## run 1
Design Runner2048, start of the top module:
module Runner2048 (board_clk, VGA_R, VGA_G, VGA_B, hsync, vsync, clk, blank_n, rst, inputnums);
For scale: ~5,100 cells after synthesis, roughly 34 I/O pins, about 44,000 µm² of cells after synthesis.
clock: 4.47 ns
lec_check: 0
cap_margin: 30
core_aspect_ratio: 1.33
core_margin: 2
core_utilization: 27
gpl_timing_driven: 1
max_routing_layer: met4
min_routing_layer: met2
place_density_lb_addon: 0.1
slew_margin: 20
run.sh (not shown) runs the stock make flow with config.mk's settings and CLKGATE_MAP_FILE=.
Run 1 finished all stages; layout check result: FAIL, due to negative setup slack.
Changes in run 2 relative to run 1:
Settings: removing MAX_ROUTING_LAYER (formerly met4); removing MIN_ROUTING_LAYER (formerly met2); changing CAP_MARGIN from 30 to 20; changing CORE_UTILIZATION from 27 to 40; removing CORE_ASPECT_RATIO (formerly 1.33); removing GPL_TIMING_DRIVEN (formerly 1); removing PLACE_DENSITY_LB_ADDON (formerly 0.1); changing the clock period (ns, I/O delays scaled along) from 4.47 to 7.3.
==> results <==
Per the comparison of run 2 with run 1, buffer-and-inverter tally for the worst setup path decreased by 5 relative to the old numbers; worst hold slack increased by 0.0056 ns relative to the old numbers; worst setup slack increased by 1.35 ns relative to the old numbers. Run 2 reached the end of the flow, and the finished layout is clean on the timing, design-rule and antenna checks.
Here is what was changed in the inputs of run 3 compared with run 2.
Settings: putting CTS_CLUSTER_DIAMETER at 397 where nothing was set; putting ABC_AREA at 1 where nothing was set; swapping 40 for 72 in CORE_UTILIZATION; swapping 7.3 for 10.7 in the clock period (ns, I/O delays scaled along).
--- outcome ---
Run 3 vs. run 2: post-synthesis cell count +1,837; layout sequential cell count flat; cell area has increased; filler-free cell count of the finished design +about 20%.
Re detail-routed net length per standard cell: run 3 and run 2 aren't equal, and the higher value belongs to run 2.
As far as sequential cell area is concerned, run 2 and run 3 perform about the same.

---

Starting RTL as in the previous note.
Settings: LEC_CHECK=0, CAP_MARGIN=20, CORE_MARGIN=2, CORE_UTILIZATION=68, CTS_CLUSTER_DIAMETER=93, MAX_ROUTING_LAYER=met4, SLEW_MARGIN=20, TNS_END_PERCENT=5; clock period 15.5 ns.
==> next run, changes <==
--- a/flow/config.mk
+++ b/flow/config.mk
@@ -10,3 +10 @@
-export CORE_UTILIZATION = 68
-export CTS_CLUSTER_DIAMETER = 93
-export MAX_ROUTING_LAYER = met4
+export CORE_UTILIZATION = 66
@@ -14 +11,0 @@
-export TNS_END_PERCENT = 5
==> flow/constraint.sdc (replaced) <==
create_clock -name core_clock -period 4.44 [get_ports {board_clk}]
set_input_delay 0.8880 -clock core_clock [delete_from_list [all_inputs] [get_ports {board_clk}]]
set_output_delay 0.8880 -clock core_clock [all_outputs]
set_load 0.01 [all_outputs]
After rerunning:
- The new run finished with negative setup slack left
- area after synthesis does not change
- global-route usage grows by 2.6 points
- design area grows by 17%
- synthesized cell count stays the same
- core utilization grows by 9.8 points
- register-to-register slack is worse by 9.8 ns
- die area grows by 3.0%
==> next run, changes <==
--- a/flow/config.mk
+++ b/flow/config.mk
@@ -10 +10 @@
-export CORE_UTILIZATION = 66
+export CORE_UTILIZATION = 65
@@ -11,0 +12 @@
+export TNS_END_PERCENT = 5
==> flow/constraint.sdc (replaced) <==
create_clock -name core_clock -period 15.5 [get_ports {board_clk}]
set_input_delay 3.1000 -clock core_clock [delete_from_list [all_inputs] [get_ports {board_clk}]]
set_output_delay 3.1000 -clock core_clock [all_outputs]
set_load 0.01 [all_outputs]
- This time the run ran to the end with no violations
- non-clock buffer count is lower by 762
- count of clock-buffer cells in the layout shrinks by 10
- wire length falls by about a fifth
- cell area shrinks by about a fifth
- synthesized area stays the same
- worst setup slack gets better by 9.5 ns
- utilization fell by 13 points
- clock skew fell by 0.014 ns

---

## build 1
Starting RTL as in the previous note.
Settings: LEC_CHECK=0, ABC_AREA=1, CAP_MARGIN=20, CELL_PAD_IN_SITES_DETAIL_PLACEMENT=1, CELL_PAD_IN_SITES_GLOBAL_PLACEMENT=1, CORE_MARGIN=6, CORE_UTILIZATION=39, CTS_CLUSTER_DIAMETER=152, GPL_TIMING_DRIVEN=0, MIN_ROUTING_LAYER=met2, PLACE_DENSITY_LB_ADDON=0.21, SLEW_MARGIN=20, TNS_END_PERCENT=35; clock period 20.0 ns.
Status: build 1 FAILED at global routing (5_1_grt) (tool error)
[inputs] build 11 vs build 1
- removing TNS_END_PERCENT (formerly 35)
- removing PLACE_DENSITY_LB_ADDON (formerly 0.21)
- changing CORE_MARGIN from 6 to 2
- removing GPL_TIMING_DRIVEN (formerly 0)
- removing CELL_PAD_IN_SITES_DETAIL_PLACEMENT (formerly 1)
- removing CELL_PAD_IN_SITES_GLOBAL_PLACEMENT (formerly 1)
- removing MIN_ROUTING_LAYER (formerly met2)
- changing CORE_UTILIZATION from 39 to 66
- changing CTS_CLUSTER_DIAMETER from 152 to 256
- changing the clock period (ns, I/O delays scaled along) from 20.0 to 4.22
Results
Each of build 1 and build 11 falls short of a clean finish.
Layout checks on build 11: not met. Flow itself completed; violations: setup timing.
Build 11 against build 1: die size down 43%; total instance count after detailed placement saw a decrease.
Compared with build 1, build 11 shows a higher count of cells resized by post-cts repair.
The post-detailed-placement half-perimeter wirelength in build 11 sits 31% below the value recorded for build 1.
Changes in build 83 relative to build 11:
- ABC_AREA removed (was 1)
- CORE_UTILIZATION changed from 66 to 70
- SETUP_SLACK_MARGIN newly set to 1.6
- CTS_CLUSTER_DIAMETER removed (was 256)
- the clock period (ns, I/O delays scaled along) changed from 4.22 to 6.34
Looking at the reports, build 83 completed the entire flow and the layout it produced met the timing, design-rule and antenna checks.
Build 83 vs. build 11: met3 wirelength from detailed routing fell by 21%, die area fell about 9%, worst setup slack has increased, chip area estimate from yosys synthesis shrank by about 3.5%.
Sort build 83 and build 11 by area fraction in mux cells desc -> top: build 83
Build 11 vs build 83, critical path startpoint: row1[2][0]$_DFFE_PP0P_ vs row0[2][1]$_DFFE_PP0P_
Total routed wirelength: build 83 vs build 11 down about 11%
Relative to build 11, hold slack has gone down in build 83.
Looking at global router's overall resource usage across build 83 and build 11, the one that comes out higher is build 11.
Of the two values seen for capturing instance or port of the critical path, row3[0][8]$_DFFE_PP0P_ was produced by build 11 and row3[3][3]$_DFFE_PP0P_ by build 83.
--- input diff build 83..build 31 ---
- CORE_UTILIZATION now 16, was 70
- SETUP_SLACK_MARGIN no longer set, was 1.6
- the clock period (ns, I/O delays scaled along) now 25.1, was 6.34
Results
Between build 31 and build 83, it is build 31 whose register-to-register slack is higher, by 16,970 ps.
Build 31 vs build 83 on area taken by flip-flops and latches: build 31 is the lower one.
Build 31 vs build 83: depth of the most critical reg-to-reg path down
Across both runs, logic gate fraction of the total cell area was lower for build 31 than for build 83.
Of build 83 and build 31, build 83 shows the lower placed instance area, with build 31 above it.
Diff build 83 and build 31: peak per-stage delay on the critical path higher in build 31
Build 31 vs build 83: half-perimeter wire length of the detailed placement result up
Detailed-routing iteration count for the pre-antenna-repair pass for build 31: 7 down relative to build 83
NOTE: site row count in build 31 exceeds that of build 83
Build 31 ended up with sky130_fd_sc_hd__nand4b_1 as its slowest cell on the critical path; build 83 ended up with sky130_fd_sc_hd__nor4_4.
